<file path="flow/run.sh">
#!/bin/bash
# the make line also repeats each setting of config.mk as NAME=value (left out here)
make -C /OpenROAD-flow-scripts/flow DESIGN_CONFIG=/design/flow/config.mk WORK_HOME=/design/flow/orfs CLKGATE_MAP_FILE= finish
</file>
<file path="flow/config.mk">
export PLATFORM = sky130hd
export DESIGN_NAME = arbiter_puf
export DESIGN_NICKNAME = arbiter_puf
export VERILOG_FILES = /design/flow/design.v
export SDC_FILE = /design/flow/constraint.sdc
export NUM_CORES = 4
export LEC_CHECK = 0
export CAP_MARGIN = 20
export CORE_MARGIN = 2
export CORE_UTILIZATION = 43
export CTS_CLUSTER_SIZE = 89
export GPL_ROUTABILITY_DRIVEN = 1
export MAX_ROUTING_LAYER = met4
export PLACE_DENSITY = 0.57
export SLEW_MARGIN = 20
</file>
<file path="flow/constraint.sdc">
create_clock -name core_clock -period 6.05 [get_ports {clk}]
set_input_delay 1.2100 -clock core_clock [delete_from_list [all_inputs] [get_ports {clk}]]
set_output_delay 1.2100 -clock core_clock [all_outputs]
set_load 0.01 [all_outputs]
</file>
<file path="flow/design.v">
module mux2_1 (input logic in1, in2, se,
				output logic out);
always_comb
begin
	if(se)
	begin
		out = in2;
	end
	else
	begin
		out = in1;
	end
end
endmodule
module mux16_1(input logic in0, in1, in2, in3, in4, in5, in6, in7, in8, in9, in10, in11, in12,
				input logic in13, in14, in15,
				input logic [3:0] se,
				output logic out);
always_comb
begin			
	case(se)
		4'b0000:	out = in0;
		4'b0001:	out = in1;
		4'b0010:	out = in2;
		4'b0011:	out = in3;
		4'b0100:	out = in4;
		4'b0101:	out = in5;
		4'b0110:	out = in6;
		4'b0111:	out = in7;
		4'b1000:	out = in8;
		4'b1001:	out = in9;
		4'b1010:	out = in10;
		4'b1011:	out = in11;
		4'b1100:	out = in12;
		4'b1101:	out = in13;
		4'b1110:	out = in14;
		4'b1111:	out = in15;
	endcase
end
endmodule
module rng (input logic clk, reset,
				output logic [1023:0] out);
logic [239:0] temp, nxt;
always_ff @(posedge clk, negedge reset)
begin
	if (~reset)
	begin
		temp <= '1;
	end
	else
	begin
		temp <= nxt;
	end
end
assign nxt[0] = temp[0] ^ temp[4] ^ temp[20] ^ temp[72] ^ temp[206];   
assign nxt[1] = temp[1] ^ temp[5] ^ temp[21] ^ temp[73] ^ temp[207];   
assign nxt[2] = temp[2] ^ temp[6] ^ temp[22] ^ temp[74] ^ temp[208];   
assign nxt[3] = temp[3] ^ temp[7] ^ temp[23] ^ temp[75] ^ temp[209];   
assign nxt[4] = temp[4] ^ temp[8] ^ temp[24] ^ temp[76] ^ temp[212];   
assign nxt[5] = temp[5] ^ temp[9] ^ temp[25] ^ temp[77] ^ temp[213];   
assign nxt[6] = temp[6] ^ temp[10] ^ temp[26] ^ temp[78] ^ temp[214];   
assign nxt[7] = temp[7] ^ temp[11] ^ temp[27] ^ temp[79] ^ temp[215];   
assign nxt[8] = temp[8] ^ temp[12] ^ temp[28] ^ temp[80] ^ temp[218];   
assign nxt[9] = temp[9] ^ temp[13] ^ temp[29] ^ temp[81] ^ temp[219];   
assign nxt[10] = temp[10] ^ temp[14] ^ temp[30] ^ temp[82] ^ temp[220];   
assign nxt[11] = temp[11] ^ temp[15] ^ temp[31] ^ temp[83] ^ temp[221];   
assign nxt[12] = temp[12] ^ temp[16] ^ temp[32] ^ temp[84] ^ temp[224];   
assign nxt[13] = temp[13] ^ temp[17] ^ temp[33] ^ temp[85] ^ temp[225];   
assign nxt[14] = temp[14] ^ temp[18] ^ temp[34] ^ temp[86] ^ temp[226];   
assign nxt[15] = temp[15] ^ temp[19] ^ temp[35] ^ temp[87] ^ temp[227];   
assign nxt[16] = temp[16] ^ temp[20] ^ temp[36] ^ temp[88] ^ temp[230];   
assign nxt[17] = temp[17] ^ temp[21] ^ temp[37] ^ temp[89] ^ temp[231];   
assign nxt[18] = temp[18] ^ temp[22] ^ temp[38] ^ temp[90] ^ temp[232];   
assign nxt[19] = temp[19] ^ temp[23] ^ temp[39] ^ temp[91] ^ temp[233];   
assign nxt[20] = temp[20] ^ temp[24] ^ temp[40] ^ temp[92] ^ temp[236];   
assign nxt[21] = temp[21] ^ temp[25] ^ temp[41] ^ temp[93] ^ temp[237];   
assign nxt[22] = temp[22] ^ temp[26] ^ temp[42] ^ temp[94] ^ temp[238];   
assign nxt[23] = temp[23] ^ temp[27] ^ temp[43] ^ temp[95] ^ temp[239];   
assign nxt[24] = temp[24] ^ temp[28] ^ temp[44] ^ temp[96];   
assign nxt[25] = temp[25] ^ temp[29] ^ temp[45] ^ temp[97];   
assign nxt[26] = temp[26] ^ temp[30] ^ temp[46] ^ temp[98];   
assign nxt[27] = temp[27] ^ temp[31] ^ temp[47] ^ temp[99];   
assign nxt[28] = temp[28] ^ temp[32] ^ temp[48] ^ temp[100];   
assign nxt[29] = temp[29] ^ temp[33] ^ temp[49] ^ temp[101];   
assign nxt[30] = temp[30] ^ temp[34] ^ temp[50] ^ temp[102];   
assign nxt[31] = temp[31] ^ temp[35] ^ temp[51] ^ temp[103];   
assign nxt[32] = temp[32] ^ temp[36] ^ temp[52] ^ temp[104];   
assign nxt[33] = temp[33] ^ temp[37] ^ temp[53] ^ temp[105];   
assign nxt[34] = temp[34] ^ temp[38] ^ temp[54] ^ temp[106];   
assign nxt[35] = temp[35] ^ temp[39] ^ temp[55] ^ temp[107];   
assign nxt[36] = temp[36] ^ temp[40] ^ temp[56] ^ temp[108];   
assign nxt[37] = temp[37] ^ temp[41] ^ temp[57] ^ temp[109];   
assign nxt[38] = temp[38] ^ temp[42] ^ temp[58] ^ temp[110];   
assign nxt[39] = temp[39] ^ temp[43] ^ temp[59] ^ temp[111];   
assign nxt[40] = temp[40] ^ temp[44] ^ temp[60] ^ temp[112];   
assign nxt[41] = temp[41] ^ temp[45] ^ temp[61] ^ temp[113];   
assign nxt[42] = temp[42] ^ temp[46] ^ temp[62] ^ temp[114];   
assign nxt[43] = temp[43] ^ temp[47] ^ temp[63] ^ temp[115];   
assign nxt[44] = temp[44] ^ temp[48] ^ temp[64] ^ temp[116];   
assign nxt[45] = temp[45] ^ temp[49] ^ temp[65] ^ temp[117];   
assign nxt[46] = temp[46] ^ temp[50] ^ temp[66] ^ temp[118];   
assign nxt[47] = temp[47] ^ temp[51] ^ temp[67] ^ temp[119];   
assign nxt[48] = temp[48] ^ temp[52] ^ temp[68] ^ temp[120];   
assign nxt[49] = temp[49] ^ temp[53] ^ temp[69] ^ temp[121];   
assign nxt[50] = temp[50] ^ temp[54] ^ temp[70] ^ temp[122];   
assign nxt[51] = temp[51] ^ temp[55] ^ temp[71] ^ temp[123];   
assign nxt[52] = temp[52] ^ temp[56] ^ temp[72] ^ temp[124];   
assign nxt[53] = temp[53] ^ temp[57] ^ temp[73] ^ temp[125];   
assign nxt[54] = temp[54] ^ temp[58] ^ temp[74] ^ temp[126];   
assign nxt[55] = temp[55] ^ temp[59] ^ temp[75] ^ temp[127];   
assign nxt[56] = temp[56] ^ temp[60] ^ temp[76] ^ temp[128];   
assign nxt[57] = temp[57] ^ temp[61] ^ temp[77] ^ temp[129];   
assign nxt[58] = temp[58] ^ temp[62] ^ temp[78] ^ temp[130];   
assign nxt[59] = temp[59] ^ temp[63] ^ temp[79] ^ temp[131];   
assign nxt[60] = temp[60] ^ temp[64] ^ temp[80] ^ temp[132];   
assign nxt[61] = temp[61] ^ temp[65] ^ temp[81] ^ temp[133];   
assign nxt[62] = temp[62] ^ temp[66] ^ temp[82] ^ temp[134];   
assign nxt[63] = temp[63] ^ temp[67] ^ temp[83] ^ temp[135];   
assign nxt[64] = temp[64] ^ temp[68] ^ temp[84] ^ temp[136];   
assign nxt[65] = temp[65] ^ temp[69] ^ temp[85] ^ temp[137];   
assign nxt[66] = temp[66] ^ temp[70] ^ temp[86] ^ temp[138];   
assign nxt[67] = temp[67] ^ temp[71] ^ temp[87] ^ temp[139];   
assign nxt[68] = temp[68] ^ temp[72] ^ temp[88] ^ temp[140];   
assign nxt[69] = temp[69] ^ temp[73] ^ temp[89] ^ temp[141];   
assign nxt[70] = temp[70] ^ temp[74] ^ temp[90] ^ temp[142];   
assign nxt[71] = temp[71] ^ temp[75] ^ temp[91] ^ temp[143];   
assign nxt[72] = temp[72] ^ temp[76] ^ temp[92] ^ temp[144];   
assign nxt[73] = temp[73] ^ temp[77] ^ temp[93] ^ temp[145];   
assign nxt[74] = temp[74] ^ temp[78] ^ temp[94] ^ temp[146];   
assign nxt[75] = temp[75] ^ temp[79] ^ temp[95] ^ temp[147];   
assign nxt[76] = temp[76] ^ temp[80] ^ temp[96] ^ temp[148];   
assign nxt[77] = temp[77] ^ temp[81] ^ temp[97] ^ temp[149];   
assign nxt[78] = temp[78] ^ temp[82] ^ temp[98] ^ temp[150];   
assign nxt[79] = temp[79] ^ temp[83] ^ temp[99] ^ temp[151];   
assign nxt[80] = temp[80] ^ temp[84] ^ temp[100] ^ temp[152];   
assign nxt[81] = temp[81] ^ temp[85] ^ temp[101] ^ temp[153];   
assign nxt[82] = temp[82] ^ temp[86] ^ temp[102] ^ temp[154];   
assign nxt[83] = temp[83] ^ temp[87] ^ temp[103] ^ temp[155];   
assign nxt[84] = temp[84] ^ temp[88] ^ temp[104] ^ temp[156];   
assign nxt[85] = temp[85] ^ temp[89] ^ temp[105] ^ temp[157];   
assign nxt[86] = temp[86] ^ temp[90] ^ temp[106] ^ temp[158];   
assign nxt[87] = temp[87] ^ temp[91] ^ temp[107] ^ temp[159];   
assign nxt[88] = temp[88] ^ temp[92] ^ temp[108] ^ temp[160];   
assign nxt[89] = temp[89] ^ temp[93] ^ temp[109] ^ temp[161];   
assign nxt[90] = temp[90] ^ temp[94] ^ temp[110] ^ temp[162];   
assign nxt[91] = temp[91] ^ temp[95] ^ temp[111] ^ temp[163];   
assign nxt[92] = temp[92] ^ temp[96] ^ temp[112] ^ temp[164];   
assign nxt[93] = temp[93] ^ temp[97] ^ temp[113] ^ temp[165];   
assign nxt[94] = temp[94] ^ temp[98] ^ temp[114] ^ temp[166];   
assign nxt[95] = temp[95] ^ temp[99] ^ temp[115] ^ temp[167];   
assign nxt[96] = temp[96] ^ temp[100] ^ temp[116] ^ temp[168];   
assign nxt[97] = temp[97] ^ temp[101] ^ temp[117] ^ temp[169];   
assign nxt[98] = temp[98] ^ temp[102] ^ temp[118] ^ temp[170];   
assign nxt[99] = temp[99] ^ temp[103] ^ temp[119] ^ temp[171];   
assign nxt[100] = temp[100] ^ temp[104] ^ temp[120] ^ temp[172];   
assign nxt[101] = temp[101] ^ temp[105] ^ temp[121] ^ temp[173];   
assign nxt[102] = temp[102] ^ temp[106] ^ temp[122] ^ temp[174];   
assign nxt[103] = temp[103] ^ temp[107] ^ temp[123] ^ temp[175];   
assign nxt[104] = temp[104] ^ temp[108] ^ temp[124] ^ temp[176];   
assign nxt[105] = temp[105] ^ temp[109] ^ temp[125] ^ temp[177];   
assign nxt[106] = temp[106] ^ temp[110] ^ temp[126] ^ temp[178];   
assign nxt[107] = temp[107] ^ temp[111] ^ temp[127] ^ temp[179];   
assign nxt[108] = temp[108] ^ temp[112] ^ temp[128] ^ temp[180];   
assign nxt[109] = temp[109] ^ temp[113] ^ temp[129] ^ temp[181];   
assign nxt[110] = temp[110] ^ temp[114] ^ temp[130] ^ temp[182];   
assign nxt[111] = temp[111] ^ temp[115] ^ temp[131] ^ temp[183];   
assign nxt[112] = temp[112] ^ temp[116] ^ temp[132] ^ temp[184];   
assign nxt[113] = temp[113] ^ temp[117] ^ temp[133] ^ temp[185];   
assign nxt[114] = temp[114] ^ temp[118] ^ temp[134] ^ temp[186];   
assign nxt[115] = temp[115] ^ temp[119] ^ temp[135] ^ temp[187];   
assign nxt[116] = temp[116] ^ temp[120] ^ temp[136] ^ temp[188];   
assign nxt[117] = temp[117] ^ temp[121] ^ temp[137] ^ temp[189];   
assign nxt[118] = temp[118] ^ temp[122] ^ temp[138] ^ temp[190];   
assign nxt[119] = temp[119] ^ temp[123] ^ temp[139] ^ temp[191];   
assign nxt[120] = temp[120] ^ temp[124] ^ temp[140] ^ temp[192];   
assign nxt[121] = temp[121] ^ temp[125] ^ temp[141] ^ temp[193];   
assign nxt[122] = temp[122] ^ temp[126] ^ temp[142] ^ temp[194];   
assign nxt[123] = temp[123] ^ temp[127] ^ temp[143] ^ temp[195];   
assign nxt[124] = temp[124] ^ temp[128] ^ temp[144] ^ temp[196];   
assign nxt[125] = temp[125] ^ temp[129] ^ temp[145] ^ temp[197];   
assign nxt[126] = temp[126] ^ temp[130] ^ temp[146] ^ temp[198];   
assign nxt[127] = temp[127] ^ temp[131] ^ temp[147] ^ temp[199];   
assign nxt[128] = temp[128] ^ temp[132] ^ temp[148] ^ temp[200];   
assign nxt[129] = temp[129] ^ temp[133] ^ temp[149] ^ temp[201];   
assign nxt[130] = temp[130] ^ temp[134] ^ temp[150] ^ temp[202];   
assign nxt[131] = temp[131] ^ temp[135] ^ temp[151] ^ temp[203];   
assign nxt[132] = temp[132] ^ temp[136] ^ temp[152] ^ temp[204];   
assign nxt[133] = temp[133] ^ temp[137] ^ temp[153] ^ temp[205];   
assign nxt[134] = temp[134] ^ temp[138] ^ temp[154] ^ temp[206];   
assign nxt[135] = temp[135] ^ temp[139] ^ temp[155] ^ temp[207];   
assign nxt[136] = temp[136] ^ temp[140] ^ temp[156] ^ temp[210];   
assign nxt[137] = temp[137] ^ temp[141] ^ temp[157] ^ temp[211];   
assign nxt[138] = temp[138] ^ temp[142] ^ temp[158] ^ temp[212];   
assign nxt[139] = temp[139] ^ temp[143] ^ temp[159] ^ temp[213];   
assign nxt[140] = temp[140] ^ temp[144] ^ temp[160] ^ temp[216];   
assign nxt[141] = temp[141] ^ temp[145] ^ temp[161] ^ temp[217];   
assign nxt[142] = temp[142] ^ temp[146] ^ temp[162] ^ temp[218];   
assign nxt[143] = temp[143] ^ temp[147] ^ temp[163] ^ temp[219];   
assign nxt[144] = temp[144] ^ temp[148] ^ temp[164] ^ temp[222];   
assign nxt[145] = temp[145] ^ temp[149] ^ temp[165] ^ temp[223];   
assign nxt[146] = temp[146] ^ temp[150] ^ temp[166] ^ temp[224];   
assign nxt[147] = temp[147] ^ temp[151] ^ temp[167] ^ temp[225];   
assign nxt[148] = temp[148] ^ temp[152] ^ temp[168] ^ temp[228];   
assign nxt[149] = temp[149] ^ temp[153] ^ temp[169] ^ temp[229];   
assign nxt[150] = temp[150] ^ temp[154] ^ temp[170] ^ temp[230];   
assign nxt[151] = temp[151] ^ temp[155] ^ temp[171] ^ temp[231];   
assign nxt[152] = temp[152] ^ temp[156] ^ temp[172] ^ temp[234];   
assign nxt[153] = temp[153] ^ temp[157] ^ temp[173] ^ temp[235];   
assign nxt[154] = temp[154] ^ temp[158] ^ temp[174] ^ temp[236];   
assign nxt[155] = temp[155] ^ temp[159] ^ temp[175] ^ temp[237];   
assign nxt[156] = temp[156] ^ temp[160] ^ temp[176];   
assign nxt[157] = temp[157] ^ temp[161] ^ temp[177];   
assign nxt[158] = temp[158] ^ temp[162] ^ temp[178];   
assign nxt[159] = temp[159] ^ temp[163] ^ temp[179];   
assign nxt[160] = temp[160] ^ temp[164] ^ temp[180];   
assign nxt[161] = temp[161] ^ temp[165] ^ temp[181];   
assign nxt[162] = temp[162] ^ temp[166] ^ temp[182];   
assign nxt[163] = temp[163] ^ temp[167] ^ temp[183];   
assign nxt[164] = temp[164] ^ temp[168] ^ temp[184];   
assign nxt[165] = temp[165] ^ temp[169] ^ temp[185];   
assign nxt[166] = temp[166] ^ temp[170] ^ temp[186];   
assign nxt[167] = temp[167] ^ temp[171] ^ temp[187];   
assign nxt[168] = temp[168] ^ temp[172] ^ temp[188];   
assign nxt[169] = temp[169] ^ temp[173] ^ temp[189];   
assign nxt[170] = temp[170] ^ temp[174] ^ temp[190];   
assign nxt[171] = temp[171] ^ temp[175] ^ temp[191];   
assign nxt[172] = temp[172] ^ temp[176] ^ temp[192];   
assign nxt[173] = temp[173] ^ temp[177] ^ temp[193];   
assign nxt[174] = temp[174] ^ temp[178] ^ temp[194];   
assign nxt[175] = temp[175] ^ temp[179] ^ temp[195];   
assign nxt[176] = temp[176] ^ temp[180] ^ temp[196];   
assign nxt[177] = temp[177] ^ temp[181] ^ temp[197];   
assign nxt[178] = temp[178] ^ temp[182] ^ temp[198];   
assign nxt[179] = temp[179] ^ temp[183] ^ temp[199];   
assign nxt[180] = temp[180] ^ temp[184] ^ temp[200];   
assign nxt[181] = temp[181] ^ temp[185] ^ temp[201];   
assign nxt[182] = temp[182] ^ temp[186] ^ temp[202];   
assign nxt[183] = temp[183] ^ temp[187] ^ temp[203];   
assign nxt[184] = temp[184] ^ temp[188] ^ temp[204];   
assign nxt[185] = temp[185] ^ temp[189] ^ temp[205];   
assign nxt[186] = temp[186] ^ temp[190] ^ temp[206];   
assign nxt[187] = temp[187] ^ temp[191] ^ temp[207];   
assign nxt[188] = temp[188] ^ temp[192] ^ temp[210];   
assign nxt[189] = temp[189] ^ temp[193] ^ temp[211];   
assign nxt[190] = temp[190] ^ temp[194] ^ temp[212];   
assign nxt[191] = temp[191] ^ temp[195] ^ temp[213];   
assign nxt[192] = temp[192] ^ temp[196] ^ temp[216];   
assign nxt[193] = temp[193] ^ temp[197] ^ temp[217];   
assign nxt[194] = temp[194] ^ temp[198] ^ temp[218];   
assign nxt[195] = temp[195] ^ temp[199] ^ temp[219];   
assign nxt[196] = temp[196] ^ temp[200] ^ temp[222];   
assign nxt[197] = temp[197] ^ temp[201] ^ temp[223];   
assign nxt[198] = temp[198] ^ temp[202] ^ temp[224];   
assign nxt[199] = temp[199] ^ temp[203] ^ temp[225];   
assign nxt[200] = temp[200] ^ temp[204] ^ temp[228];   
assign nxt[201] = temp[201] ^ temp[205] ^ temp[229];   
assign nxt[202] = temp[202] ^ temp[206] ^ temp[230];   
assign nxt[203] = temp[203] ^ temp[207] ^ temp[231];   
assign nxt[204] = temp[204] ^ temp[210] ^ temp[234];   
assign nxt[205] = temp[205] ^ temp[211] ^ temp[235];   
assign nxt[206] = temp[206] ^ temp[212] ^ temp[236];   
assign nxt[207] = temp[207] ^ temp[213] ^ temp[237];   
assign nxt[208] = temp[208] ^ temp[214] ^ temp[238];   
assign nxt[209] = temp[209] ^ temp[215] ^ temp[239];   
assign nxt[210] = temp[210] ^ temp[216];   
assign nxt[211] = temp[211] ^ temp[217];   
assign nxt[212] = temp[212] ^ temp[218];   
assign nxt[213] = temp[213] ^ temp[219];   
assign nxt[214] = temp[214] ^ temp[220];   
assign nxt[215] = temp[215] ^ temp[221];   
assign nxt[216] = temp[216] ^ temp[222];   
assign nxt[217] = temp[217] ^ temp[223];   
assign nxt[218] = temp[218] ^ temp[224];   
assign nxt[219] = temp[219] ^ temp[225];   
assign nxt[220] = temp[220] ^ temp[226];   
assign nxt[221] = temp[221] ^ temp[227];   
assign nxt[222] = temp[222] ^ temp[228];   
assign nxt[223] = temp[223] ^ temp[229];   
assign nxt[224] = temp[224] ^ temp[230];   
assign nxt[225] = temp[225] ^ temp[231];   
assign nxt[226] = temp[226] ^ temp[232];   
assign nxt[227] = temp[227] ^ temp[233];   
assign nxt[228] = temp[228] ^ temp[234];   
assign nxt[229] = temp[229] ^ temp[235];   
assign nxt[230] = temp[230] ^ temp[236];   
assign nxt[231] = temp[231] ^ temp[237];   
assign nxt[232] = temp[232] ^ temp[238];   
assign nxt[233] = temp[233] ^ temp[239];   
assign nxt[234] = temp[234];   
assign nxt[235] = temp[235];   
assign nxt[236] = temp[236];   
assign nxt[237] = temp[237];   
assign nxt[238] = temp[238];   
assign nxt[239] = temp[239];   
always_comb
begin
	out = '1;
	out[456] = temp[0];
	out[457] = temp[1];
	out[458] = temp[2];
	out[459] = temp[3];
	out[466] = temp[4];
	out[467] = temp[5];
	out[468] = temp[6];
	out[469] = temp[7];
	out[476] = temp[8];
	out[477] = temp[9];
	out[478] = temp[10];
	out[479] = temp[11];
	out[486] = temp[12];
	out[487] = temp[13];
	out[488] = temp[14];
	out[489] = temp[15];
	out[496] = temp[16];
	out[497] = temp[17];
	out[498] = temp[18];
	out[499] = temp[19];
	out[506] = temp[20];
	out[507] = temp[21];
	out[508] = temp[22];
	out[509] = temp[23];
	out[516] = temp[24];
	out[517] = temp[25];
	out[518] = temp[26];
	out[519] = temp[27];
	out[526] = temp[28];
	out[527] = temp[29];
	out[528] = temp[30];
	out[529] = temp[31];
	out[536] = temp[32];
	out[537] = temp[33];
	out[538] = temp[34];
	out[539] = temp[35];
	out[546] = temp[36];
	out[547] = temp[37];
	out[548] = temp[38];
	out[549] = temp[39];
	out[556] = temp[40];
	out[557] = temp[41];
	out[558] = temp[42];
	out[559] = temp[43];
	out[566] = temp[44];
	out[567] = temp[45];
	out[568] = temp[46];
	out[569] = temp[47];
	out[576] = temp[48];
	out[577] = temp[49];
	out[578] = temp[50];
	out[579] = temp[51];
	out[586] = temp[52];
	out[587] = temp[53];
	out[588] = temp[54];
	out[589] = temp[55];
	out[596] = temp[56];
	out[597] = temp[57];
	out[598] = temp[58];
	out[599] = temp[59];
	out[606] = temp[60];
	out[607] = temp[61];
	out[608] = temp[62];
	out[609] = temp[63];
	out[616] = temp[64];
	out[617] = temp[65];
	out[618] = temp[66];
	out[619] = temp[67];
	out[626] = temp[68];
	out[627] = temp[69];
	out[628] = temp[70];
	out[629] = temp[71];
	out[636] = temp[72];
	out[637] = temp[73];
	out[638] = temp[74];
	out[639] = temp[75];
	out[646] = temp[76];
	out[647] = temp[77];
	out[648] = temp[78];
	out[649] = temp[79];
	out[656] = temp[80];
	out[657] = temp[81];
	out[658] = temp[82];
	out[659] = temp[83];
	out[666] = temp[84];
	out[667] = temp[85];
	out[668] = temp[86];
	out[669] = temp[87];
	out[676] = temp[88];
	out[677] = temp[89];
	out[678] = temp[90];
	out[679] = temp[91];
	out[686] = temp[92];
	out[687] = temp[93];
	out[688] = temp[94];
	out[689] = temp[95];
	out[696] = temp[96];
	out[697] = temp[97];
	out[698] = temp[98];
	out[699] = temp[99];
	out[706] = temp[100];
	out[707] = temp[101];
	out[708] = temp[102];
	out[709] = temp[103];
	out[716] = temp[104];
	out[717] = temp[105];
	out[718] = temp[106];
	out[719] = temp[107];
	out[726] = temp[108];
	out[727] = temp[109];
	out[728] = temp[110];
	out[729] = temp[111];
	out[736] = temp[112];
	out[737] = temp[113];
	out[738] = temp[114];
	out[739] = temp[115];
	out[746] = temp[116];
	out[747] = temp[117];
	out[748] = temp[118];
	out[749] = temp[119];
	out[756] = temp[120];
	out[757] = temp[121];
	out[758] = temp[122];
	out[759] = temp[123];
	out[766] = temp[124];
	out[767] = temp[125];
	out[768] = temp[126];
	out[769] = temp[127];
	out[776] = temp[128];
	out[777] = temp[129];
	out[778] = temp[130];
	out[779] = temp[131];
	out[786] = temp[132];
	out[787] = temp[133];
	out[788] = temp[134];
	out[789] = temp[135];
	out[796] = temp[136];
	out[797] = temp[137];
	out[798] = temp[138];
	out[799] = temp[139];
	out[806] = temp[140];
	out[807] = temp[141];
	out[808] = temp[142];
	out[809] = temp[143];
	out[816] = temp[144];
	out[817] = temp[145];
	out[818] = temp[146];
	out[819] = temp[147];
	out[826] = temp[148];
	out[827] = temp[149];
	out[828] = temp[150];
	out[829] = temp[151];
	out[836] = temp[152];
	out[837] = temp[153];
	out[838] = temp[154];
	out[839] = temp[155];
	out[846] = temp[156];
	out[847] = temp[157];
	out[848] = temp[158];
	out[849] = temp[159];
	out[856] = temp[160];
	out[857] = temp[161];
	out[858] = temp[162];
	out[859] = temp[163];
	out[866] = temp[164];
	out[867] = temp[165];
	out[868] = temp[166];
	out[869] = temp[167];
	out[876] = temp[168];
	out[877] = temp[169];
	out[878] = temp[170];
	out[879] = temp[171];
	out[886] = temp[172];
	out[887] = temp[173];
	out[888] = temp[174];
	out[889] = temp[175];
	out[896] = temp[176];
	out[897] = temp[177];
	out[898] = temp[178];
	out[899] = temp[179];
	out[906] = temp[180];
	out[907] = temp[181];
	out[908] = temp[182];
	out[909] = temp[183];
	out[916] = temp[184];
	out[917] = temp[185];
	out[918] = temp[186];
	out[919] = temp[187];
	out[926] = temp[188];
	out[927] = temp[189];
	out[928] = temp[190];
	out[929] = temp[191];
	out[936] = temp[192];
	out[937] = temp[193];
	out[938] = temp[194];
	out[939] = temp[195];
	out[946] = temp[196];
	out[947] = temp[197];
	out[948] = temp[198];
	out[949] = temp[199];
	out[956] = temp[200];
	out[957] = temp[201];
	out[958] = temp[202];
	out[959] = temp[203];
	out[966] = temp[204];
	out[967] = temp[205];
	out[968] = temp[206];
	out[969] = temp[207];
	out[970] = temp[208];
	out[971] = temp[209];
	out[976] = temp[210];
	out[977] = temp[211];
	out[978] = temp[212];
	out[979] = temp[213];
	out[980] = temp[214];
	out[981] = temp[215];
	out[986] = temp[216];
	out[987] = temp[217];
	out[988] = temp[218];
	out[989] = temp[219];
	out[990] = temp[220];
	out[991] = temp[221];
	out[996] = temp[222];
	out[997] = temp[223];
	out[998] = temp[224];
	out[999] = temp[225];
	out[1000] = temp[226];
	out[1001] = temp[227];
	out[1006] = temp[228];
	out[1007] = temp[229];
	out[1008] = temp[230];
	out[1009] = temp[231];
	out[1010] = temp[232];
	out[1011] = temp[233];
	out[1016] = temp[234];
	out[1017] = temp[235];
	out[1018] = temp[236];
	out[1019] = temp[237];
	out[1020] = temp[238];
	out[1021] = temp[239];
end
endmodule
module d_ff (input logic d, strobe, clk, reset,
			output logic q);
logic strobe_q;
always_ff@(posedge clk, negedge reset)
begin
	if(~reset)
	begin
		q <= 0;
		strobe_q <= 1'b1;
	end
	else
	begin
		strobe_q <= strobe;
		if (strobe & ~strobe_q)
			q <= d;
	end
end
endmodule
module lut_int (input logic in, reset, clk,
				input logic [7:0] challenge,
				output logic out);
logic top_lo, top_hi, top_chain, bottom_lo, bottom_hi, bottom_chain;
logic [1023:0] mem;
rng rng1(.clk(clk), .reset(reset), .out(mem));
mux2_1 t0(.in1(mem[456]), .in2(mem[457]), .se(in), .out(top_lo));
mux2_1 t1(.in1(mem[458]), .in2(mem[459]), .se(in), .out(top_hi));
mux2_1 t2(.in1(top_lo), .in2(top_hi), .se(challenge[7]), .out(top_chain));
mux2_1 b0(.in1(mem[968]), .in2(mem[969]), .se(in), .out(bottom_lo));
mux2_1 b1(.in1(mem[970]), .in2(mem[971]), .se(in), .out(bottom_hi));
mux2_1 b2(.in1(bottom_lo), .in2(bottom_hi), .se(challenge[7]), .out(bottom_chain));
d_ff d0(.d(top_chain), .strobe(bottom_chain), .clk(clk), .reset(reset), .q(out));
endmodule
module chain(input logic [7:0] challenge,
			input logic in, reset, clk,
			output logic [7:0] out_chain);
wire [7:0] temp_chain;
lut_int c1(.in(in), .reset(reset), .clk(clk), .challenge(challenge), .out(temp_chain[0]));
lut_int c2(.in(in), .reset(reset), .clk(clk), .challenge(challenge), .out(temp_chain[1]));
lut_int c3(.in(in), .reset(reset), .clk(clk), .challenge(challenge), .out(temp_chain[2]));
lut_int c4(.in(in), .reset(reset), .clk(clk), .challenge(challenge), .out(temp_chain[3]));
lut_int c5(.in(in), .reset(reset), .clk(clk), .challenge(challenge), .out(temp_chain[4]));
lut_int c6(.in(in), .reset(reset), .clk(clk), .challenge(challenge), .out(temp_chain[5]));
lut_int c7(.in(in), .reset(reset), .clk(clk), .challenge(challenge), .out(temp_chain[6]));
lut_int c8(.in(in), .reset(reset), .clk(clk), .challenge(challenge), .out(temp_chain[7]));
assign out_chain = temp_chain;
endmodule
module lfsr #(parameter size = 8) (input logic clk, en_lfsr, reset,
									input logic [size-1 : 0] in_lfsr,
									output logic [size-1 : 0] out_lfsr);
logic shift;
always_ff@(posedge clk, negedge reset)
begin
	if(~reset)
	begin
		out_lfsr <= '0;
		shift <= 1'b0;
	end
	else
	begin
		if (en_lfsr)
		begin
			shift <= out_lfsr[7] ^ out_lfsr[6] ^ out_lfsr[5] ^ out_lfsr[0];
			out_lfsr <= {shift, out_lfsr[size-2:0]};
		end
		else
		begin
			out_lfsr <= in_lfsr;
		end
	end
end
endmodule
module arbiter_puf #(parameter challenge_size = 8, response_width = 24)
					(input logic [challenge_size-1 : 0] challenge,
					input logic clk, reset,
					output logic [response_width-1 : 0] response);
logic [challenge_size-1 : 0] out_lfsr;
logic [31:0] out_muxchain;
logic temp_out_mux1, temp_out_mux2;
logic out_mux1, out_mux2, en;
logic [7:0] count;
logic temp_comp;
logic [response_width-1 : 0] temp_response;
lfsr #(challenge_size) lfsr1(.clk(clk), .en_lfsr(en), .reset(reset), .in_lfsr(challenge), .out_lfsr(out_lfsr));
logic [7:0] out_chain0, out_chain1;
chain c0 (.in(en), .clk(clk), .reset(reset), .challenge(out_lfsr), .out_chain(out_chain0));
chain c1 (.in(en), .clk(clk), .reset(reset), .challenge(out_lfsr), .out_chain(out_chain1));
assign out_muxchain[7:0] = out_chain0;
assign out_muxchain[15:8] = out_chain1;
assign out_muxchain[31:16] = '0;
mux16_1 m3(.in0(out_muxchain[0]), .in1(out_muxchain[1]), .in2(out_muxchain[2]), .in3(out_muxchain[3]), .in4(out_muxchain[4]), .in5(out_muxchain[5]), .in6(out_muxchain[6]), .in7(out_muxchain[7]), .in8(out_muxchain[8]), .in9(out_muxchain[9]), .in10(out_muxchain[10]), .in11(out_muxchain[11]), .in12(out_muxchain[12]), .in13(out_muxchain[13]), .in14(out_muxchain[14]), .in15(out_muxchain[15]), .se(out_lfsr[3:0]), .out(temp_out_mux1)); 
mux16_1 m4(.in0(out_muxchain[16]), .in1(out_muxchain[17]), .in2(out_muxchain[18]), .in3(out_muxchain[19]), .in4(out_muxchain[20]), .in5(out_muxchain[21]), .in6(out_muxchain[22]), .in7(out_muxchain[23]), .in8(out_muxchain[24]), .in9(out_muxchain[25]), .in10(out_muxchain[26]), .in11(out_muxchain[27]), .in12(out_muxchain[28]), .in13(out_muxchain[29]), .in14(out_muxchain[30]), .in15(out_muxchain[31]), .se(out_lfsr[7:4]), .out(temp_out_mux2));
assign  out_mux1 = temp_out_mux1;
assign  out_mux2 = temp_out_mux2;
always_ff@(posedge clk, negedge reset)
begin:SEQ
	if(~reset)
	begin
		count <= '0;
		temp_response <= '0;
		temp_comp <= '0;
		response <= '0;
		en <= 0;
	end
	else
	begin
		if(count < response_width)
		begin
			if(out_mux1 > out_mux2)
			begin
				temp_comp <= 1;
			end
			else
			begin
				temp_comp <= 0;
			end
			temp_response <= {temp_comp, temp_response[response_width-1 : 1]};
			count <= count + 1;
			en <= 1;
		end
		else if (count == response_width)
		begin
			en <= 0;
			response <= temp_response;
			count <= '0;
		end
	end
end
endmodule
</file>
==> results of run 1 <==
per-layer routing:
layer | track usage | vias up
li1 | - | 43600
met2 | 0.242 | 607
met3 | 0.0180 | 531
met5 | - | -
met1 | 0.211 | 45400
met4 | 0.0361 | 0
per-stage QoR:
step                      setup slack [ns]  total power [mW]  instance area [µm²]
after floorplan                       4.38              26.4               190000
after global placement                3.07              27.1               197000
after detailed placement              3.03              27.1               197000
after CTS                             2.84              54.8               211000
after global routing                  2.86              55.9               211000
final                                 2.97              53.8               211000
final cells by class:
class / count / area (µm²) / share of cell area
antenna: 2 / 5.00 / 0.0000237
clock inverter: 150 / 1720 / 0.00815
clock buffer: 665 / 13200 / 0.0623
inverter: 98 / 368 / 0.00174
tap: 5880 / 7360 / 0.0348
multi-input combinational: 9878 / 86800 / 0.411
timing repair buffer: 99 / 1120 / 0.00531
sequential: 3842 / 101000 / 0.477
==> CHANGELOG.md, run 1 <==
## Implementation

* Simple-Gate Area Share at 0.00315
* Post-Synthesis Cells at 14200
* Max Clock Skew at approximately 0.050 ns
* Placed cells at 19800
* Switching part of the total at 0.215
* Mux area share at 0.00764
* Final setup TNS at 0 ns
* Cts bufs inserted at 439
* Worst-path cell chain: clkdlybuf4s50_1
* Die W at 668 µm
* Worst-margin pin slew at 1.07 ns
* Die height at 668 µm
* Quantity of gates resized following cts at 0
* Buffers & Inverters on Critical Path at 1
* Chip area at 446000 µm²
* Clk latency of the worst-skew pair at between 0.9 and 1 ns
* FF-to-FF End: c1.c5.d0.q$_DFFE_PN0P_
* Io pins at 34
* Post-CTS Setup Bufs at 0
* Critical path capture point type: primary output
* CP Launch Type: flip-flop
* Post-synth area from yosys stat at between 150000 and 200000 µm²
* Critical path fanouts, max at 2
* DRC Markers at 0
* Post-DP HPWL at 220000 µm
* Routed wire length at 325000 µm
* Flop pwr share at 0.483
* Worst path top cell family by delay: buffers and inverters
* CTS H-Tree Depth at 5
* Yosys cell types at 34
* Vias in the first global route at between 100k and 150k
* Met2 wire len at 153000 µm
* Post-Syn Area per Cell at ~13 µm²
* CP Depth at 1
* Synth top cells by count: xnor2_1, dfstp_2, xor2_1
* Highest metal used: met4
* Post-layout min period at 3.08 ns
* Net count, final at approximately 14000
* Largest area contributor in the netlist: dfstp_2
* Synth Warn # at 6
* Most common reg cell: dfstp_2
* XOR Share, Synth at 0.446
* Area delta synth->final at 11.5%
* Slowest-stage cell, CP: clkdlybuf4s50_1
* Area leader share at 0.521
* Pre-antenna DRT Iters at 4
* Routed len/inst at about 16 µm
* Grt total ovfl at 0
* Synth Net Count at around 14000
* PD cells at approximately 250 nW/µm²
* Starting DRT DRC Count at 3024
* Number of enable flip-flop cells at 0
* GRT Total Usage at 0.153
* FF-to-FF path depth at 4
* End point of the critical path: response[18]
* Input/output buffers at 32
* CTS tree: yes
* Layout Cells excl Fill at 20600
* Dominant combinational family: XOR/XNOR gates
* FP Rows at 243
* Adder Share, Synth at 0.000132
* RSZ-0062 raised after global routing: false
* Core area at between 400000 and 500000 µm²
* Initial Util at 0.432
* Top-count cell post-synth: xnor2_1
* Post-synth regs at 3842
* Largest net degree at the start of global routing at 184
* Reg2reg setup slack at 3.22 ns
* Crit path kind: reg2out
* Fin. max-slew vios at 0
* Max-Cap Viols at 0
* Vias/cell at 4.37
* ANT nets after route at 0
* Fillers at 38400
* Leakage at 79.7 nW
* R2R Path Start: en$_DFFE_PN0P_
* Clk root buf: clkbuf_16
* Hold WS at about 0.42 ns
* Worst path max stage delay at ~0.54 ns
* Mapped Area at 190000 µm²
* Vias at 90200
* Clock Power at between 20 and 30 mW
* Synth top area cells: dfstp_2, xnor2_1, xor2_1
* Logic pwr share at 0.013
* Clock slew at reported path FFs at 0.06 ns
* Critical path required time at a little under 5 ns
* Final setup fails at 0
* Post-Synth AOI/OAI Area at 0.000468
* Top power group: clock
* FMAX at 325 MHz
* Max IR drop VDD at 0.218 mV
* Final hold violation count at 0
* CTS Sinks at 3842
* Critical Path Start: response[18]$_DFFE_PN0P_
* CTS Hold Bufs at 0
* OpenROAD warnings at 72
* Gpl congestion at about 0.75
* P_sw at 11.6 mW
* Outcome: timing/DRC/antenna clean
* P_int at 42.2 mW
* Final core utilization at 0.482
* Register share after synthesis at 0.532
* Yosys cell count at 14200
* Antenna violations before repair at 8
* Clk pwr share at 0.504
* Seq pwr at 26.0 mW
* Crit path DAT at 1.87 ns
* CTS max path bufs at 4
* Met3 WL post-DR at around 7800 µm
* Final Cycle Share at 0.508
* Worst hold path class: in2async
* Asr flop ratio synth at 1.00
* Met1 WL at 157000 µm
* Comb. pwr at approximately 700 µW
* Slew headroom at 0.285
* First-pass GRT wire length at 555000 µm
==> run 2: changes to the inputs <==
CELL_PAD_IN_SITES_DETAIL_PLACEMENT = 2   (was not set)
CORE_UTILIZATION = 40   (was 43)
CTS_CLUSTER_SIZE = not set   (was 89)
GPL_ROUTABILITY_DRIVEN = not set   (was 1)
HOLD_SLACK_MARGIN = 0.21   (was not set)
MAX_ROUTING_LAYER = not set   (was met4)
PLACE_DENSITY = not set   (was 0.57)
TNS_END_PERCENT = 45   (was not set)
clock period = 8.0 ns   (was 6.05 ns; I/O delays follow)
==> CHANGELOG.md, run 2 <==
## Implementation

* Adder Share, Synth at 0.000132
* Hold Startpoint: c1.c1.rng1.temp[233]$_DFF_PN1_
* Synth Warn # at 6
* Critical path fanouts, max at 2
* Mapped Area at 190000 µm²
* Number of enable flip-flop cells at 0
* Routed wire length at 394000 µm
* GRT Total Usage at 0.169
* RSZ-0062 raised after global routing: false
* Core area at 472000 µm²
* Clock slew at reported path FFs at 0.06 ns
* Post-CTS Setup Bufs at 0
* Switching part of the total at 0.219
* CTS max path bufs at 4
* Flop pwr share at 0.476
* Die height at 693 µm
* Fin. max-slew vios at 0
* Worst-margin pin slew at ~1.1 ns
* Final hold violation count at 0
* CTS Sinks at 3842
* Clk latency of the worst-skew pair at between 0.9 and 1 ns
* Leakage at 79.7 nW
* Area leader share at 0.521
* Final setup fails at 0
* Critical path required time at between 6 and 7 ns
* Vias/cell at 4.54
* Max IR drop VDD at 0.176 mV
* Area after DPL at slightly below 200000 µm²
* FF-to-FF End: c1.c8.d0.q$_DFFE_PN0P_
* Outcome: timing/DRC/antenna clean
* Logic pwr share at 0.013
* Buffers & Inverters on Critical Path at 1
* Worst path max stage delay at 0.74 ns
* Comb. pwr at 552 µW
* Final setup TNS at 0 ns
* Post-synth regs at 3842
* CTS tree: yes
* Gpl congestion at 0.707
* End point of the critical path: response[4]
* Slowest-stage cell, CP: clkdlybuf4s50_1
* Initial Util at 0.402
* CP Launch Type: flip-flop
* Dominant combinational family: XOR/XNOR gates
* Post-Synthesis Cells at 14200
* FMAX at 254 MHz
* FF/Latch Area at 101000 µm²
* Post-Synth AOI/OAI Area at 0.000468
* P_int at 32.2 mW
* Chip area at 480000 µm²
* Critical Path Start: response[4]$_DFFE_PN0P_
* Synth top cells by count: xnor2_1, dfstp_2, xor2_1
* Worst hold path depth at 1
* Post-layout min period at 3.94 ns
* Worst path top cell family by delay: buffers and inverters
* Combinational Area at between 80000 and 90000 µm²
* ANT nets after route at 0
* Slew headroom at 0.282
* P_sw at 9.02 mW
* Asr flop ratio synth at 1.00
* CTS H-Tree Depth at 5
* Clock Power at 21.0 mW
* Vias in the first global route at 115000
* XOR Share, Synth at 0.446
* Worst-path cell chain: clkdlybuf4s50_1
* Worst hold path class: reg2reg
* Post-synth area from yosys stat at 190000 µm²
* DRC Markers at 0
* Crit path DAT at 2.34 ns
* Routed len/inst at 18.8 µm
* Vias at 95100
* Pre-antenna DRT Iters at 4
* Seq pwr at between 15 and 20 mW
* Post-DP HPWL at around 260000 µm
* Antenna violations before repair at 7
* First-pass GRT wire length at around 670000 µm
* Die W at between 600 and 700 µm
* FP Rows at 252
* Final Cycle Share at 0.492
* Grt total ovfl at 0
* CP Depth at 1
* Critical path capture point type: primary output
* Fillers at between 40000 and 50000
* Synth Net Count at 14200
* Synth top area cells: dfstp_2, xnor2_1, xor2_1
* Clk root buf: clkbuf_16
* Io pins at 34
* Largest net degree at the start of global routing at 184
* Input/output buffers at 32
* Post-Syn Area per Cell at 13.3 µm²
* Mux area share at 0.00764
* Cts bufs inserted at around 440
* Max Clock Skew at 0.0422 ns
* Starting DRT DRC Count at 2743
* FF-to-FF path depth at 4
* Max-Cap Viols at 0
* Yosys cell types at 34
* CTS Hold Bufs at 0
* Quantity of gates resized following cts at 0
* Total power at just over 40 mW
* Largest area contributor in the netlist: dfstp_2
* R2R Path Start: en$_DFFE_PN0P_
* Simple-Gate Area Share at 0.00315
* Design area at 212000 µm²
* Most common reg cell: dfstp_2
* Yosys cell count at 14200
* Hold path endpoint: c1.c1.rng1.temp[233]$_DFF_PN1_
* Crit path kind: reg2out
* Area delta synth->final at 11.8%
* Top-count cell post-synth: xnor2_1
* Top power group: clock
* Net count, final at 14400
* Reg2reg setup slack at 5.13 ns
* Register share after synthesis at 0.532
* OpenROAD warnings at 72
* PD cells at 194 nW/µm²
* Clk pwr share at 0.510
run 2: cell type report:
class                   instances  share of cell area
multi-input cells            9878               0.410
inverters                      98             0.00173
repair buffers                 94             0.00503
diodes                          5           0.0000590
clock inverters               153             0.00852
flip-flops and latches       3842               0.476
well taps                    6223              0.0367
clock buffers                 670              0.0627
run 2: stage by stage:
stage	utilization	setup WS (ns)	hold slack [ns]	instances
floorplan	-	6.02	0.436	14200
global placement	0.417	4.39	0.443	20100
detailed placement	0.417	4.36	0.450	20100
CTS	0.449	3.73	0.463	21000
global route	0.449	3.82	0.470	21000
finish	0.449	4.06	0.460	21000
run 2: layer usage:
layer	up-vias	GRT usage	wire (µm)	share of wire
met4	2	0.0408	9610	0.024
li1	43500	-	-	-
met2	740	0.297	202000	0.51
met5	-	0	13	0.000033
met1	50100	0.221	172000	0.44
met3	652	0.0199	10400	0.026
==> run 3: changes to the inputs <==
CAP_MARGIN = 40   (was 20)
CELL_PAD_IN_SITES_DETAIL_PLACEMENT = 0   (was 2)
CELL_PAD_IN_SITES_GLOBAL_PLACEMENT = 0   (was not set)
CORE_UTILIZATION = 72   (was 40)
CTS_CLUSTER_SIZE = 70   (was not set)
GPL_TIMING_DRIVEN = 1   (was not set)
HOLD_SLACK_MARGIN = not set   (was 0.21)
MAX_ROUTING_LAYER = met5   (was not set)
MIN_ROUTING_LAYER = met1   (was not set)
PLACE_DENSITY = 0.36   (was not set)
SETUP_SLACK_MARGIN = 0.63   (was not set)
SLEW_MARGIN = 0   (was 20)
TNS_END_PERCENT = not set   (was 45)
clock period = 2.15 ns   (was 8.0 ns; I/O delays follow)
==> CHANGELOG.md, run 3 <==
## Implementation

* Worst hold path depth at 2
* Die W at 517 µm
* Pre-antenna DRT Iters at 7
* Post-Syn Area per Cell at approximately 13 µm²
* FF-to-FF End: c0.c5.d0.q$_DFFE_PN0P_
* Critical path required time at 2.94 ns
* Flop pwr share at 0.502
* CTS max path bufs at 4
* Starting DRT DRC Count at 3753
* P_int at 115 mW
* Vias/cell at 5.04
* Register share after synthesis at 0.532
* Routed len/inst at 17.3 µm
* Dominant combinational family: XOR/XNOR gates
* Crit path kind: reg2reg
* Slowest-stage cell, CP: dfrtp_4
* Most common reg cell: dfstp_2
* Asr flop ratio synth at 1.00
* Post-Synthesis Cells at 14200
* Worst-path cell chain: buf_12, buf_8, buf_16, buf_8, mux4_2, mux2_4
* CTS Sinks at roughly 3800
* Gpl congestion at 0.808
* Mux area share at 0.00764
* Worst-margin pin slew at 0.760 ns
* Clk latency of the worst-skew pair at 0.92 ns
* Max IR drop VDD at 0.760 mV
* Critical Path Start: en$_DFFE_PN0P_
* End point of the critical path: c0.c5.d0.q$_DFFE_PN0P_
* Switching part of the total at 0.207
* Synth top area cells: dfstp_2, xnor2_1, xor2_1
* Final core utilization at 0.796
* Yosys cell types at 34
* Worst path max stage delay at 0.54 ns
* ANT nets after route at 0
* Top power group: registers
* RSZ-0062 raised after global routing: true
* Post-synth regs at 3842
* Max-Cap Viols at 0
* CTS H-Tree Depth at 5
* Synth Net Count at ~14000
* Final hold violation count at 0
* Adder Share, Synth at 0.000132
* PD cells at between 600 and 700 nW/µm²
* FF-to-FF path depth at 6
* Largest area contributor in the netlist: dfstp_2
* Final setup fails at 0
* Area delta synth->final at 10.0%
* Hold path endpoint: lfsr1.out_lfsr[1]$_DFFE_PN0N_
* Outcome: timing/DRC/antenna clean
* R2R Path Start: en$_DFFE_PN0P_
* XOR Share, Synth at 0.446
* FMAX at 527 MHz
* Logic pwr share at 0.016
* Cts bufs inserted at 394
* Grt total ovfl at 0
* Yosys cell count at 14200
* Number of enable flip-flop cells at 0
* Routed wire length at 316000 µm
* Clk pwr share at 0.482
* P_sw at 30.0 mW
* Input/output buffers at 32
* OpenROAD warnings at 43
* Buffers & Inverters on Critical Path at 4
* CP Launch Type: flip-flop
* Hold Startpoint: challenge[1]
* Reg2reg setup slack at 0.25 ns
* CP Depth at 6
* Net count, final at 14500
* Synth top cells by count: xnor2_1, dfstp_2, xor2_1
* Vias in the first global route at approximately 100k
* Leakage at between 70 and 80 nW
* Synth Warn # at 6
* Die height at between 500 and 600 µm
* Chip area at between 200000 and 300000 µm²
* Worst path top cell family by delay: multiplexers
* Clock Power at between 70 and 80 mW
* Crit path DAT at 2.69 ns
* Comb. pwr at 2.33 mW
* Post-layout min period at 1.90 ns
* Seq pwr at 73.0 mW
* CTS tree: yes
* Initial Util at 0.723
* Critical path fanouts, max at 5
* Critical path capture point type: flip-flop
* Largest net degree at the start of global routing at around 140
* Area leader share at 0.521
* Antenna violations before repair at 6
* Io pins at 34
* Clk root buf: clkbuf_16
* Max Clock Skew at 0.0260 ns
* Final setup TNS at 0 ns
* Mapped Area at 190000 µm²
* Fin. max-slew vios at 0
* Core area at between 200000 and 300000 µm²
* Simple-Gate Area Share at 0.00315
* Most frequent CP cell: buf_8
* FP Rows at 188
* Slew headroom at 0.493
* Worst hold path class: in2reg
* GRT Total Usage at 0.244
* First-pass GRT wire length at 541000 µm
* Post-Synth AOI/OAI Area at 0.000468
* Post-synth area from yosys stat at ~190000 µm²
* Top-count cell post-synth: xnor2_1
* DRC Markers at 0
* Clock slew at reported path FFs at roughly 0.060 ns
* Vias at 92100
* Post-DP HPWL at between 200000 and 250000 µm
* Final Cycle Share at 0.883
==> run 3: cell type report <==
cell class / instances / area [µm²]
clock inverters: 124 / 1410
multi-input cells: 9878 / 86900
fillers: 15800 / 53600
well taps: 3515 / 4400
inverters: 98 / 368
repair buffers: 228 / 2720
flip-flops and latches: 3842 / 101000
diodes: 2 / 5.00
clock buffers: 607 / 12000
==> run 3: per-layer routing <==
| metal | vias up | track usage | routed length, µm | part of all wire |
|---|---|---|---|---|
| li1 | 43700 | - | - | - |
| met1 | 47200 | 0.339 | 143000 | 0.45 |
| met2 | 675 | 0.412 | 158000 | 0.50 |
| met3 | 477 | 0.0247 | 6710 | 0.021 |
| met4 | 2 | 0.0650 | 8390 | 0.027 |
| met5 | - | 0 | 7 | 0.000022 |
==> run 3: metrics by stage <==
stage	power, mW	cells	area [µm²]	setup slack [ns]	hold slack (ns)
global route	150	18300	209000	0.209	0.111
finish	145	18300	209000	0.251	0.159
CTS	147	18300	208000	0.202	0.0744
detailed placement	76.4	17500	195000	0.135	0.447
global placement	76.3	17500	195000	0.168	0.442
floorplan	74.2	14200	190000	0.516	0.134
==> run 3: what timing repair did <==
item / in CTS / in global routing
hold buffers: 1 / 0
resized: 136 / 20
endpoints found under the hold margin: 54 / 0
gates cloned: 2 / 0
setup endpoints to repair: 101 / 97
pin swaps: 2 / 3
setup buffers: 23 / 11
==> run 4: changes to the inputs <==
ABC_AREA = 0   (was not set)
CAP_MARGIN = 35   (was 40)
CORE_MARGIN = 5   (was 2)
CORE_UTILIZATION = 71   (was 72)
CTS_CLUSTER_SIZE = 58   (was 70)
PLACE_DENSITY = not set   (was 0.36)
SETUP_SLACK_MARGIN = 1.33   (was 0.63)
SLEW_MARGIN = 20   (was 0)
clock period = 5.07 ns   (was 2.15 ns; I/O delays follow)
==> CHANGELOG.md, run 4 <==
## Implementation

* CTS H-Tree Depth at 5
* Post-Synth AOI/OAI Area at 0.000468
* FF-to-FF path depth at 5
* Top power group: registers
* Yosys cell count at 14200
* Final setup TNS at 0 ns
* Post-synth regs at 3842
* Layout Cells excl Fill at around 18000
* Post-layout min period at 2.93 ns
* CTS max path bufs at 4
* Dominant combinational family: XOR/XNOR gates
* Net count, final at 14300
* XOR Share, Synth at 0.446
* Post-Syn Area per Cell at 13.3 µm²
* Cts bufs inserted at 392
* Final hold violation count at 0
* OpenROAD warnings at 50
* First-pass GRT wire length at 538000 µm
* Switching part of the total at 0.206
* Logic pwr share at 0.014
* Gpl congestion at just under 0.8
* CTS tree: yes
* Vias at 91400
* Reg2reg setup slack at 2.46 ns
* FP Rows at 189
* Vias/cell at 5.03
* Crit path kind: reg2out
* CP Launch Type: flip-flop
* Io pins at 34
* Routed wire length at 311000 µm
* Critical path fanouts, max at 2
* Largest area contributor in the netlist: dfstp_2
* Fin. max-slew vios at 0
* Buffers & Inverters on Critical Path at 1
* Post-CTS Setup Bufs at 0
* Worst hold path class: in2async
* Worst-margin pin slew at roughly 1.1 ns
* Final Cycle Share at 0.579
* P_sw at 12.6 mW
* Die height at 527 µm
* Clk pwr share at 0.480
* Worst path max stage delay at roughly 0.67 ns
* Critical Path Start: response[18]$_DFFE_PN0P_
* Worst-path cell chain: clkdlybuf4s50_1
* Leakage at between 70 and 80 nW
* Asr flop ratio synth at 1.00
* Clk latency of the worst-skew pair at 0.92 ns
* Pre-antenna DRT Iters at 5
* Initial Util at 0.714
* Seq pwr at 31.0 mW
* Core area at 266000 µm²
* Clock slew at reported path FFs at 0.07 ns
* Final setup fails at 0
* Comb. pwr at around 850 µW
* Most common reg cell: dfstp_2
* Mux area share at 0.00764
* Total power at 61.2 mW
* Grt total ovfl at 0
* Yosys cell types at 34
* Outcome: timing/DRC/antenna clean
* Clk root buf: clkbuf_16
* Largest net degree at the start of global routing at 165
* Worst path top cell family by delay: buffers and inverters
* Synth top cells by count: xnor2_1, dfstp_2, xor2_1
* Area delta synth->final at 9.22%
* CTS Sinks at 3842
* CP Depth at 1
* Slew headroom at 0.286
* Antenna violations before repair at 6
* CTS Hold Bufs at 0
* DRC Markers at 0
* Synth top area cells: dfstp_2, xnor2_1, xor2_1
* Critical path capture point type: primary output
* Critical path required time at 4.06 ns
* Adder Share, Synth at 0.000132
* Placed cells at 17500
* Max-Cap Viols at 0
* Post-DP HPWL at 214000 µm
* RSZ-0062 raised after global routing: false
* P_int at a little under 50 mW
* Input/output buffers at 32
* Clock Power at 29.4 mW
* Simple-Gate Area Share at 0.00315
* Top-count cell post-synth: xnor2_1
* FMAX at roughly 340 MHz
* Flop pwr share at 0.506
* End point of the critical path: response[18]
* Synth Net Count at 14200
* Die W at 527 µm
* Quantity of gates resized following cts at 0
* Vias in the first global route at roughly 100k
* Starting DRT DRC Count at roughly 3500
* PD cells at 295 nW/µm²
* ANT nets after route at 0
* Mapped Area at 190000 µm²
* FF-to-FF End: c1.c8.d0.q$_DFFE_PN0P_
* Routed len/inst at 17.1 µm
* Synth Warn # at 6
* Chip area at 278000 µm²
* Max IR drop VDD at slightly below 0.3 mV
* R2R Path Start: en$_DFFE_PN0P_
* GRT Total Usage at 0.230
* Number of enable flip-flop cells at 0
* Crit path DAT at 1.92 ns
* Max Clock Skew at around 0.036 ns
* Slowest-stage cell, CP: clkdlybuf4s50_1
* Area leader share at 0.521
* Post-Synthesis Cells at 14200
* Final core utilization at 0.780
* Register share after synthesis at 0.532
* Post-synth area from yosys stat at 190000 µm²
[run 4: final cells by class]
type                    count  area (µm²)
diodes                      2        5.00
clock buffers             600       11900
clock inverters           113        1350
fillers                 16400       58400
inverters                  98         368
multi-input cells        9878       86800
flip-flops and latches   3842      101000
well taps                3533        4420
repair buffers            118        1410
[run 4: through the flow]
| stage | instance area [µm²] | worst slack [ns] | hold WS (ns) |
|---|---|---|---|
| 3_5_place_dp | 194000 | 2.44 | 0.446 |
| 2_1_floorplan | 190000 | 3.40 | 0.436 |
| 4_1_cts | 207000 | 2.04 | 0.222 |
| 5_1_grt | 207000 | 2.04 | 0.261 |
| 3_3_place_gp | 194000 | 2.27 | 0.442 |
| 6_report | 207000 | 2.14 | 0.312 |
[run 4: metal layers]
metal / routed length [µm] / global-route usage
met1: 141000 / 0.322
met2: 155000 / 0.391
met3: 7350 / 0.0257
met4: 7850 / 0.0552
met5: 9 / 0
==> run 5: changes to the inputs <==
ABC_AREA = not set   (was 0)
CAP_MARGIN = 20   (was 35)
CELL_PAD_IN_SITES_DETAIL_PLACEMENT = 2   (was 0)
CELL_PAD_IN_SITES_GLOBAL_PLACEMENT = 3   (was 0)
CORE_UTILIZATION = 40   (was 71)
CTS_CLUSTER_DIAMETER = 297   (was not set)
CTS_CLUSTER_SIZE = not set   (was 58)
GPL_TIMING_DRIVEN = 0   (was 1)
HOLD_SLACK_MARGIN = 0.21   (was not set)
MAX_ROUTING_LAYER = not set   (was met5)
MIN_ROUTING_LAYER = not set   (was met1)
SETUP_SLACK_MARGIN = 0.37   (was 1.33)
TNS_END_PERCENT = 45   (was not set)
clock period = 5.22 ns   (was 5.07 ns; I/O delays follow)
==> CHANGELOG.md, run 5 <==
## Implementation

* Vias/cell at 4.47
* Asr flop ratio synth at 1.00
* First-pass GRT wire length at 642000 µm
* Pre-antenna DRT Iters at 4
* Register share after synthesis at 0.532
* R2R Path Start: lfsr1.out_lfsr[7]$_DFF_PN0_
* P_sw at 13.9 mW
* Critical path capture point type: asynchronous set/reset pin
* End point of the critical path: c1.c4.rng1.temp[147]$_DFF_PN1_
* Post-Place Worst Slack at -0.345 ns
* Fillers at around 46000
* Mux area share at 0.00764
* GRT Total Usage at 0.159
* Post-DP HPWL at approximately 270000 µm
* XOR Share, Synth at 0.446
* Total power at about 64 mW
* Final setup TNS at 0 ns
* Crit path DAT at 5.26 ns
* Critical Path Start: reset
* Clk latency of the worst-skew pair at slightly below 1 ns
* Die W at roughly 700 µm
* CTS max path bufs at 4
* Io pins at 34
* CTS tree: yes
* Starting DRT DRC Count at 2451
* Post-synth regs at just under 4000
* P_int at 49.8 mW
* Top power group: clock
* Worst-path cell chain: buf_16, buf_16, buf_16, buf_16, buf_16, buf_16, buf_16, buf_16
* Logic pwr share at 0.016
* Routed len/inst at ~18 µm
* Buffers & Inverters on Critical Path at 8
* Vias at between 90000 and 100k
* Final hold violation count at 0
* PD cells at approximately 300 nW/µm²
* CTS Sinks at approximately 3800
* Synth Net Count at approximately 14000
* Reg2reg setup slack at 1.87 ns
* Yosys cell count at between 10000 and 15000
* Comb. pwr at 1.05 mW
* Post-synth area from yosys stat at 190000 µm²
* FF-to-FF End: c0.c2.d0.q$_DFFE_PN0P_
* RSZ-0062 raised after global routing: false
* Largest net degree at the start of global routing at around 150
* Core area at 472000 µm²
* Vias in the first global route at 113000
* Outcome: timing/DRC/antenna clean
* Net count, final at 14800
* Mapped Area at 190000 µm²
* Input/output buffers at 32
* CP Launch Type: input pin
* Final setup fails at 0
* Max-Cap Viols at 0
* Leakage at 80.5 nW
* Final Cycle Share at 0.805
* FP Rows at around 250
* FMAX at 238 MHz
* Top-count cell post-synth: xnor2_1
* Simple-Gate Area Share at 0.00315
* DRC Markers at 0
* Antenna violations before repair at 13
* Switching part of the total at 0.218
* Layout Cells excl Fill at 21400
* OpenROAD warnings at 117
* Synth Warn # at 6
* Worst path top cell family by delay: buffers and inverters
* Routed wire length at roughly 390000 µm
* Initial Util at 0.402
* Yosys cell types at 34
* Dominant combinational family: XOR/XNOR gates
* Largest area contributor in the netlist: dfstp_2
* Chip area at 488000 µm²
* Clk root buf: clkbuf_16
* Crit path kind: in2async
* Worst path max stage delay at 0.51 ns
* Worst-margin pin slew at 0.954 ns
* Synth top cells by count: xnor2_1, dfstp_2, xor2_1
* Max Clock Skew at 0.0224 ns
* Clock slew at reported path FFs at 0.06 ns
* Max IR drop VDD at 0.245 mV
* Number of enable flip-flop cells at 0
* Area after DPL at 199000 µm²
* FF-to-FF path depth at 5
* Clk pwr share at 0.512
* Cts bufs inserted at 457
* Seq pwr at approximately 30 mW
* CTS H-Tree Depth at 5
* Adder Share, Synth at 0.000132
* Synth top area cells: dfstp_2, xnor2_1, xor2_1
* Critical path required time at between 6 and 7 ns
* CP Depth at 8
* Most common reg cell: dfstp_2
* Worst hold path class: in2async
* Placed cells at 20500
* Area delta synth->final at 12.9%
* Slew headroom at 0.352
* Area leader share at 0.521
* Slowest-stage cell, CP: buf_16
* Clock Power at 32.6 mW
* Post-Synthesis Cells at between 10000 and 15000
* Most frequent CP cell: buf_16
* Design area at approximately 210000 µm²
* Post-layout min period at 4.20 ns
* ANT nets after route at 0
* Final WS setup at 1.02 ns
* Gpl congestion at roughly 0.70
* Fin. max-slew vios at 0
* Post-Syn Area per Cell at 13.3 µm²
* Grt total ovfl at 0
* Critical path fanouts, max at 139
* Flop pwr share at 0.471
* Post-Synth AOI/OAI Area at 0.000468
* Die height at 699 µm
==> run 5: final cells by class <==
class | instances | area, µm² | share of cell area
inverter | 98 | 368 | 0.00172
tap | 6223 | 7790 | 0.0364
multi-input combinational | 9878 | 86800 | 0.406
clock buffer | 706 | 14000 | 0.0653
sequential | 3842 | 101000 | 0.471
clock inverter | 141 | 1470 | 0.00684
buffer | 397 | 1610 | 0.00750
antenna | 5 | 12.5 | 0.0000584
timing repair buffer | 65 | 1210 | 0.00564
==> run 5: stage by stage <==
stage	hold WS (ns)	util
2_1_floorplan	0.436	-
5_1_grt	0.460	0.454
3_3_place_gp	0.444	0.419
4_1_cts	0.399	0.454
6_report	0.444	0.454
3_5_place_dp	0.448	0.421
==> run 5: repair_timing <==
| action | CTS | global route |
|---|---|---|
| buffers inserted | 0 | 0 |
| endpoints found under the hold margin | 22 | 0 |
| resized | 0 | 0 |
| setup endpoints to repair | 0 | 0 |
| hold buffers | 1 | 0 |
==> run 5: routing by layer <==
metal  GRT usage  vias up  part of all wire
li1            -    44400                 -
met1       0.214    49900              0.46
met2       0.275      675              0.49
met3      0.0176      571             0.022
met4      0.0393        0             0.025
met5           0        -                 0
==> run 6: changes to the inputs <==
CAP_MARGIN = 0   (was 20)
CELL_PAD_IN_SITES_DETAIL_PLACEMENT = not set   (was 2)
CELL_PAD_IN_SITES_GLOBAL_PLACEMENT = not set   (was 3)
CORE_ASPECT_RATIO = 0.72   (was not set)
CORE_MARGIN = 2   (was 5)
CORE_UTILIZATION = 72   (was 40)
CTS_CLUSTER_DIAMETER = not set   (was 297)
CTS_CLUSTER_SIZE = 57   (was not set)
GPL_TIMING_DRIVEN = not set   (was 0)
HOLD_SLACK_MARGIN = 0.29   (was 0.21)
PLACE_DENSITY_LB_ADDON = 0.0   (was not set)
SETUP_SLACK_MARGIN = 0.62   (was 0.37)
SLEW_MARGIN = 40   (was 20)
TNS_END_PERCENT = not set   (was 45)
clock period = 2.15 ns   (was 5.22 ns; I/O delays follow)
==> CHANGELOG.md, run 6 <==
## Implementation

* Outcome: timing/DRC/antenna clean
* FF-to-FF path depth at 4
* PD cells at 678 nW/µm²
* Leakage at 79.3 nW
* Final hold violation count at 0
* Post-layout min period at 1.86 ns
* Vias in the first global route at 102000
* Reg2reg setup slack at 0.29 ns
* Io pins at 34
* Clk pwr share at 0.465
* Comb. pwr at 2.46 mW
* GRT Total Usage at 0.248
* Yosys cell count at 14200
* Logic pwr share at 0.018
* ANT nets after route at 0
* Max-Cap Viols at 0
* Net count, final at 14400
* Number of enable flip-flop cells at 0
* CTS Sinks at 3842
* Gpl congestion at 0.809
* Switching part of the total at 0.208
* Crit path kind: reg2reg
* RSZ-0062 raised after global routing: true
* Crit path DAT at 2.62 ns
* Mapped Area at approximately 190000 µm²
* R2R Path Start: en$_DFFE_PN0P_
* P_int at between 100 and 150 mW
* Vias/cell at 5.11
* P_sw at between 20 and 30 mW
* Top-count cell post-synth: xnor2_1
* Initial Util at 0.726
* First-pass GRT wire length at roughly 550000 µm
* Grt total ovfl at 0
* Core area at 261000 µm²
* Antenna violations before repair at 6
* Clk latency of the worst-skew pair at between 0.8 and 0.9 ns
* Post-Syn Area per Cell at 13.3 µm²
* Worst path top cell family by delay: multiplexers
* Asr flop ratio synth at 1.00
* FF-to-FF End: c1.c7.d0.q$_DFFE_PN0P_
* Flop pwr share at 0.518
* Post-synth area from yosys stat at 190000 µm²
* Final setup TNS at 0 ns
* Largest net degree at the start of global routing at approximately 120
* Die W at just over 600 µm
* Critical Path Start: en$_DFFE_PN0P_
* Dominant combinational family: XOR/XNOR gates
* Fillers at roughly 16000
* OpenROAD warnings at 36
* CTS H-Tree Depth at 5
* Fin. max-slew vios at 0
* Synth Net Count at 14200
* Post-DP HPWL at 224000 µm
* Largest area contributor in the netlist: dfstp_2
* FP Rows at ~160
* Area leader share at 0.521
* Worst-path cell chain: buf_12, mux4_1, nor2b_1, mux2_2
* Input/output buffers at 32
* Top power group: registers
* Hold WS at ~0.36 ns
* Die height at 439 µm
* Synth top area cells: dfstp_2, xnor2_1, xor2_1
* Simple-Gate Area Share at 0.00315
* Yosys cell types at 34
* Routed len/inst at 17.7 µm
* Post-Place Worst Slack at roughly 0.3 ns
* Chip area at between 200000 and 300000 µm²
* DRC Markers at 0
* CTS tree: yes
* Clk root buf: clkbuf_16
* Mux area share at 0.00764
* Synth Warn # at 6
* Max IR drop VDD at 0.656 mV
* CP Depth at 4
* Routed wire length at 322000 µm
* Cts bufs inserted at 366
* Critical path fanouts, max at 12
* Worst-margin pin slew at 0.697 ns
* Vias at 92800
* Max Clock Skew at 0.0289 ns
* Most common reg cell: dfstp_2
* Worst hold path class: in2reg
* Hold path endpoint: lfsr1.out_lfsr[2]$_DFFE_PN0N_
* Hold Startpoint: challenge[2]
* Pre-antenna DRT Iters at 5
* CP Launch Type: flip-flop
* Post-Synthesis Cells at roughly 14000
* Slowest-stage cell, CP: mux4_1
* Area delta synth->final at 9.42%
* FMAX at 539 MHz
* Worst hold path depth at 2
* Slew headroom at 0.536
* Starting DRT DRC Count at between 4000 and 5000
* Seq pwr at 72.9 mW
* Final setup fails at 0
* Clock slew at reported path FFs at 0.06 ns
* Total power at roughly 140 mW
* CTS max path bufs at 4
* XOR Share, Synth at 0.446
* Worst path max stage delay at roughly 0.60 ns
* Buffers & Inverters on Critical Path at 1
* Critical path capture point type: flip-flop
* Final WS setup at ~0.29 ns
* Clock Power at 65.4 mW
* Post-Synth AOI/OAI Area at 0.000468
* Register share after synthesis at 0.532
* Critical path required time at ~2.9 ns
* Post-synth regs at 3842
* Final Cycle Share at 0.864
* End point of the critical path: c1.c7.d0.q$_DFFE_PN0P_
* Adder Share, Synth at 0.000132
* Synth top cells by count: xnor2_1, dfstp_2, xor2_1
-- run 6: cell type report --
class / count / area [µm²] / share of cell area
Multi-Input combinational cell: 9878 / 86800 / 0.418
Timing Repair Buffer: 238 / 2960 / 0.0142
Clock inverter: 88 / 905 / 0.00436
Sequential cell: 3842 / 101000 / 0.486
Tap cell: 3461 / 4330 / 0.0209
Clock buffer: 566 / 11300 / 0.0543
Antenna cell: 3 / 7.51 / 0.0000362
Inverter: 98 / 368 / 0.00177
-- run 6: what timing repair did --
action                     in CTS  in global routing
gates resized                 126                 13
buffers inserted               25                 15
pin swaps                       4                  3
hold buffers                    7                  0
hold endpoints to repair     1410                  0
setup endpoints to repair      92                 93
gates cloned                    3                  1
-- run 6: routing by layer --
| metal | part of all wire | vias up | GRT usage |
|---|---|---|---|
| met5 | 0 | - | 0 |
| met4 | 0.020 | 0 | 0.0530 |
| met3 | 0.024 | 421 | 0.0267 |
| met2 | 0.45 | 797 | 0.381 |
| met1 | 0.50 | 47800 | 0.383 |
| li1 | - | 43800 | - |
-- run 6: through the flow --
stage          std cells  utilization  area, µm²
4_1_cts            18200        0.793     207000
5_1_grt            18200        0.794     208000
2_1_floorplan      14200            -     190000
3_5_place_dp       17500        0.745     195000
3_3_place_gp       17500        0.745     195000
6_report           18200        0.794     208000
Power and IR drop assume default switching activity.
